==> run a <==
==> flow/design.v <==
module MAC_Unit #(parameter WIDTH=32) (
    input logic clk,
    input logic reset,
    input  logic [WIDTH-1:0] a,
    input  logic [WIDTH-1:0] b,
    output logic [WIDTH*2-1:0] result
);
    logic [WIDTH-1:0] a_reg, b_reg;
    logic [WIDTH*2-1:0] mult_result;  
    always_ff@(posedge clk or posedge reset) begin
        if (reset) begin
            a_reg <= '0;
            b_reg <= '0;
            mult_result <= '0;
            result <= '0;
        end else begin
            a_reg <= a;
            b_reg <= b;
            mult_result <= a_reg * b_reg;  
            result <= mult_result + result;  
        end 
    end
endmodule
==> flow/run.sh <==
#!/bin/bash
# the make line also repeats each setting of config.mk as NAME=value (left out here)
make -C /OpenROAD-flow-scripts/flow DESIGN_CONFIG=/design/flow/config.mk WORK_HOME=/design/flow/orfs CLKGATE_MAP_FILE= finish
==> flow/config.mk <==
export PLATFORM = sky130hd
export DESIGN_NAME = MAC_Unit
export DESIGN_NICKNAME = MAC_Unit
export VERILOG_FILES = /design/flow/design.v
export SDC_FILE = /design/flow/constraint.sdc
export NUM_CORES = 4
export LEC_CHECK = 0
export ABC_AREA = 1
export CAP_MARGIN = 5
export CELL_PAD_IN_SITES_DETAIL_PLACEMENT = 2
export CELL_PAD_IN_SITES_GLOBAL_PLACEMENT = 1
export CORE_ASPECT_RATIO = 0.69
export CORE_MARGIN = 6
export CORE_UTILIZATION = 40
export CTS_CLUSTER_DIAMETER = 249
export PLACE_DENSITY_LB_ADDON = 0.1
export SLEW_MARGIN = 35
export TNS_END_PERCENT = 25
==> flow/constraint.sdc <==
create_clock -name core_clock -period 9.19 [get_ports {clk}]
set_input_delay 1.8380 -clock core_clock [delete_from_list [all_inputs] [get_ports {clk}]]
set_output_delay 1.8380 -clock core_clock [all_outputs]
set_load 0.01 [all_outputs]
==> run b (differences from run a) <==
ABC_AREA = default   (was 1)
CAP_MARGIN = 20   (was 5)
CELL_PAD_IN_SITES_DETAIL_PLACEMENT = default   (was 2)
CELL_PAD_IN_SITES_GLOBAL_PLACEMENT = default   (was 1)
CORE_ASPECT_RATIO = default   (was 0.69)
CORE_MARGIN = 2   (was 6)
CORE_UTILIZATION = 72   (was 40)
CTS_CLUSTER_DIAMETER = default   (was 249)
PLACE_DENSITY = 0.35   (was default)
PLACE_DENSITY_LB_ADDON = default   (was 0.1)
SETUP_SLACK_MARGIN = 2.23   (was default)
SLEW_MARGIN = 20   (was 35)
TNS_END_PERCENT = default   (was 25)
==> flow/constraint.sdc (replaced) <==
create_clock -name core_clock -period 8.96 [get_ports {clk}]
set_input_delay 1.7920 -clock core_clock [delete_from_list [all_inputs] [get_ports {clk}]]
set_output_delay 1.7920 -clock core_clock [all_outputs]
set_load 0.01 [all_outputs]
==> run c (differences from run a) <==
CAP_MARGIN = 20   (was 5)
CELL_PAD_IN_SITES_DETAIL_PLACEMENT = default   (was 2)
CELL_PAD_IN_SITES_GLOBAL_PLACEMENT = default   (was 1)
CORE_ASPECT_RATIO = default   (was 0.69)
CORE_MARGIN = 2   (was 6)
CTS_CLUSTER_DIAMETER = 383   (was 249)
CTS_CLUSTER_SIZE = 31   (was default)
MAX_ROUTING_LAYER = met4   (was default)
PLACE_DENSITY_LB_ADDON = default   (was 0.1)
SLEW_MARGIN = 20   (was 35)
TNS_END_PERCENT = default   (was 25)
==> flow/constraint.sdc (replaced) <==
create_clock -name core_clock -period 9.0 [get_ports {clk}]
set_input_delay 1.8000 -clock core_clock [delete_from_list [all_inputs] [get_ports {clk}]]
set_output_delay 1.8000 -clock core_clock [all_outputs]
set_load 0.01 [all_outputs]
==> run d (differences from run a) <==
CAP_MARGIN = 30   (was 5)
CELL_PAD_IN_SITES_GLOBAL_PLACEMENT = 2   (was 1)
CORE_ASPECT_RATIO = 1.56   (was 0.69)
CORE_MARGIN = 2   (was 6)
CTS_CLUSTER_DIAMETER = default   (was 249)
CTS_CLUSTER_SIZE = 83   (was default)
GPL_ROUTABILITY_DRIVEN = 1   (was default)
GPL_TIMING_DRIVEN = 0   (was default)
MAX_ROUTING_LAYER = met4   (was default)
MIN_ROUTING_LAYER = met1   (was default)
PLACE_DENSITY_LB_ADDON = default   (was 0.1)
SETUP_SLACK_MARGIN = 1.59   (was default)
SLEW_MARGIN = 15   (was 35)
TNS_END_PERCENT = default   (was 25)
==> flow/constraint.sdc (replaced) <==
create_clock -name core_clock -period 7.13 [get_ports {clk}]
set_input_delay 1.4260 -clock core_clock [delete_from_list [all_inputs] [get_ports {clk}]]
set_output_delay 1.4260 -clock core_clock [all_outputs]
set_load 0.01 [all_outputs]
==> results.md <==
| Quantity | This run | Unit |
|---|---|---|
| Clock buffer cells | 17 | - |
| Path depth of the worst reg2reg path | 26 | - |
| Worst setup path start | b_reg[8]$_DFF_PP0_ | - |
| Setup Slack @ Placement | 1.30 | ns |
| Global-route wire length before repair | 228 | mm |
| Count of buffers added by post-CTS timing repair for setup | 0 | - |
| Launch point of the worst hold path | mult_result[0]$_DFF_PP0_ | - |
| Status | complete, no violations | - |
| Clock distribution area overhead in the final layout | 1.22 | % |
-- figures above: run c

==> results.md <==
| Quantity | This run | Unit |
|---|---|---|
| Setup Slack @ Placement | 0.677 | ns |
| Path depth of the worst reg2reg path | 26 | - |
| Launch point of the worst hold path | mult_result[0]$_DFF_PP0_ | - |
| Worst setup path start | b_reg[4]$_DFF_PP0_ | - |
| Clock buffer cells | 18 | - |
| Status | complete, no violations | - |
| Clock distribution area overhead in the final layout | 1.29 | % |
-- figures above: run b

==> results.md <==
| Quantity | This run | Unit |
|---|---|---|
| Setup Slack @ Placement | 1.36 | ns |
| Launch point of the worst hold path | mult_result[0]$_DFF_PP0_ | - |
| Global-route wire length before repair | 298 | mm |
| Status | complete, no violations | - |
| Path depth of the worst reg2reg path | 24 | - |
| Clock buffer cells | 17 | - |
-- figures above: run a

==> results.md <==
| Quantity | This run | Unit |
|---|---|---|
| Status | did not finish | - |
| Stage reached | global routing (5_1_grt) | - |
| Final weighted congestion in routability-driven placement | 1.02 | - |
| CTS H-tree depth | 4 | - |
| Post-place instance area | 51600 | µm² |
| Number of buffers inserted during clock tree synthesis | 17 | - |
| Core footprint | 117000 | µm² |
| Leading register cell type out of synthesis | dfrtp_1 | - |
| Number of different library cells in the post-synthesis netlist | 23 | - |
| Number of port buffers | 129 | - |
| Setup Slack @ Placement | -0.669 | ns |
| Count of buffers added by post-CTS timing repair for setup | 42 | - |
-- figures above: run d



==> inputs of build 9 <==
RTL: the design.v shown in full above, as it stands there.
clock: 7.36 ns
lec_check: 0
cap_margin: 20
core_margin: 2
core_utilization: 72
cts_cluster_size: 15
setup_slack_margin: -0.43
slew_margin: 20
run.sh (not shown) runs the stock make flow with config.mk's settings and CLKGATE_MAP_FILE=.
==> inputs of build 24, as changes to build 9 <==
Settings changed: CORE_UTILIZATION 72 to 40, CTS_CLUSTER_SIZE 15 to unset, SETUP_SLACK_MARGIN -0.43 to unset.
==> flow/constraint.sdc (replaced) <==
create_clock -name core_clock -period 8.79 [get_ports {clk}]
set_input_delay 1.7580 -clock core_clock [delete_from_list [all_inputs] [get_ports {clk}]]
set_output_delay 1.7580 -clock core_clock [all_outputs]
set_load 0.01 [all_outputs]
==> inputs of trial 64, as changes to build 9 <==
Settings changed: ABC_AREA set to 1, CAP_MARGIN 20 to 0, CTS_CLUSTER_DIAMETER set to 305, CTS_CLUSTER_SIZE 15 to 42, HOLD_SLACK_MARGIN set to 0.29, PLACE_DENSITY set to 0.64, SETUP_SLACK_MARGIN -0.43 to unset.
==> flow/constraint.sdc (replaced) <==
create_clock -name core_clock -period 6.46 [get_ports {clk}]
set_input_delay 1.2920 -clock core_clock [delete_from_list [all_inputs] [get_ports {clk}]]
set_output_delay 1.2920 -clock core_clock [all_outputs]
set_load 0.01 [all_outputs]
==> deck_impl_summary.md <==
Implementation Results

Outcome
  – Status: finished clean

Logic synthesis
  – Simple-Gate Area Share: 16.2%
  – Net count after synthesis: approximately 5700
  – Yosys Instances: 4432

Worst setup path
  – Arrival time of the worst setup path: just under 9 ns
  – End of the worst register-to-register path: mult_result[59]$_DFF_PP0_
  – Register-to-register setup slack: 0.43 ns
  – Delay of the slowest critical-path stage: roughly 0.94 ns
  – Launching point of the worst reg2reg path: a_reg[12]$_DFF_PP0_
  – Crit-path max FO: 19

Global route
  – Met2 Use GR: between 40% and 50%
  – Maximum number of pins on one net before global-route repair: roughly 110

Final layout
  – Count of plain and timing-repair buffers: around 250
  – Net total in the final layout: a little under 6000

Final timing
  – Highest achievable clock rate: approximately 120 MHz
[end of results for build 24]
==> deck_impl_summary.md <==
Implementation Results

Global route
  – Met2 Use GR: around two thirds
  – Maximum number of pins on one net before global-route repair: roughly 80

Final layout
  – Net total in the final layout: around 6000
  – Count of plain and timing-repair buffers: around 480

Final timing
  – Final setup slack of the worst path: -0.306 ns
  – Number of endpoints failing setup at the final stage: 19

Outcome
  – SO Viols: negative setup slack
  – Status: failed layout checks

Worst setup path
  – Launching point of the worst reg2reg path: b_reg[9]$_DFF_PP0_
  – Delay of the slowest critical-path stage: 0.61 ns
  – Register-to-register setup slack: -0.31 ns
[end of results for build 9]
==> deck_impl_summary.md <==
Implementation Results

Outcome
  – Status: failed layout checks
  – SO Viols: negative setup slack

Worst setup path
  – Delay of the slowest critical-path stage: ~0.73 ns
  – Crit-path max FO: 16
  – Arrival time of the worst setup path: a little over 7 ns
  – Register-to-register setup slack: -0.25 ns

Final timing
  – Number of endpoints failing setup at the final stage: ~45
  – Final setup slack of the worst path: -0.250 ns

Detailed routing
  – Routed wire per std cell: roughly 20 um

Global route
  – Met2 Use GR: 70.6%

Logic synthesis
  – Count of library flops with an enable pin: 0
  – Yosys Instances: 6504
  – Net count after synthesis: a little under 8000
  – Simple-Gate Area Share: a little over a fifth

Final layout
  – Count of plain and timing-repair buffers: 410

Clocking
  – Maximum count of clock buffers along a single path: 2
[end of results for trial 64]
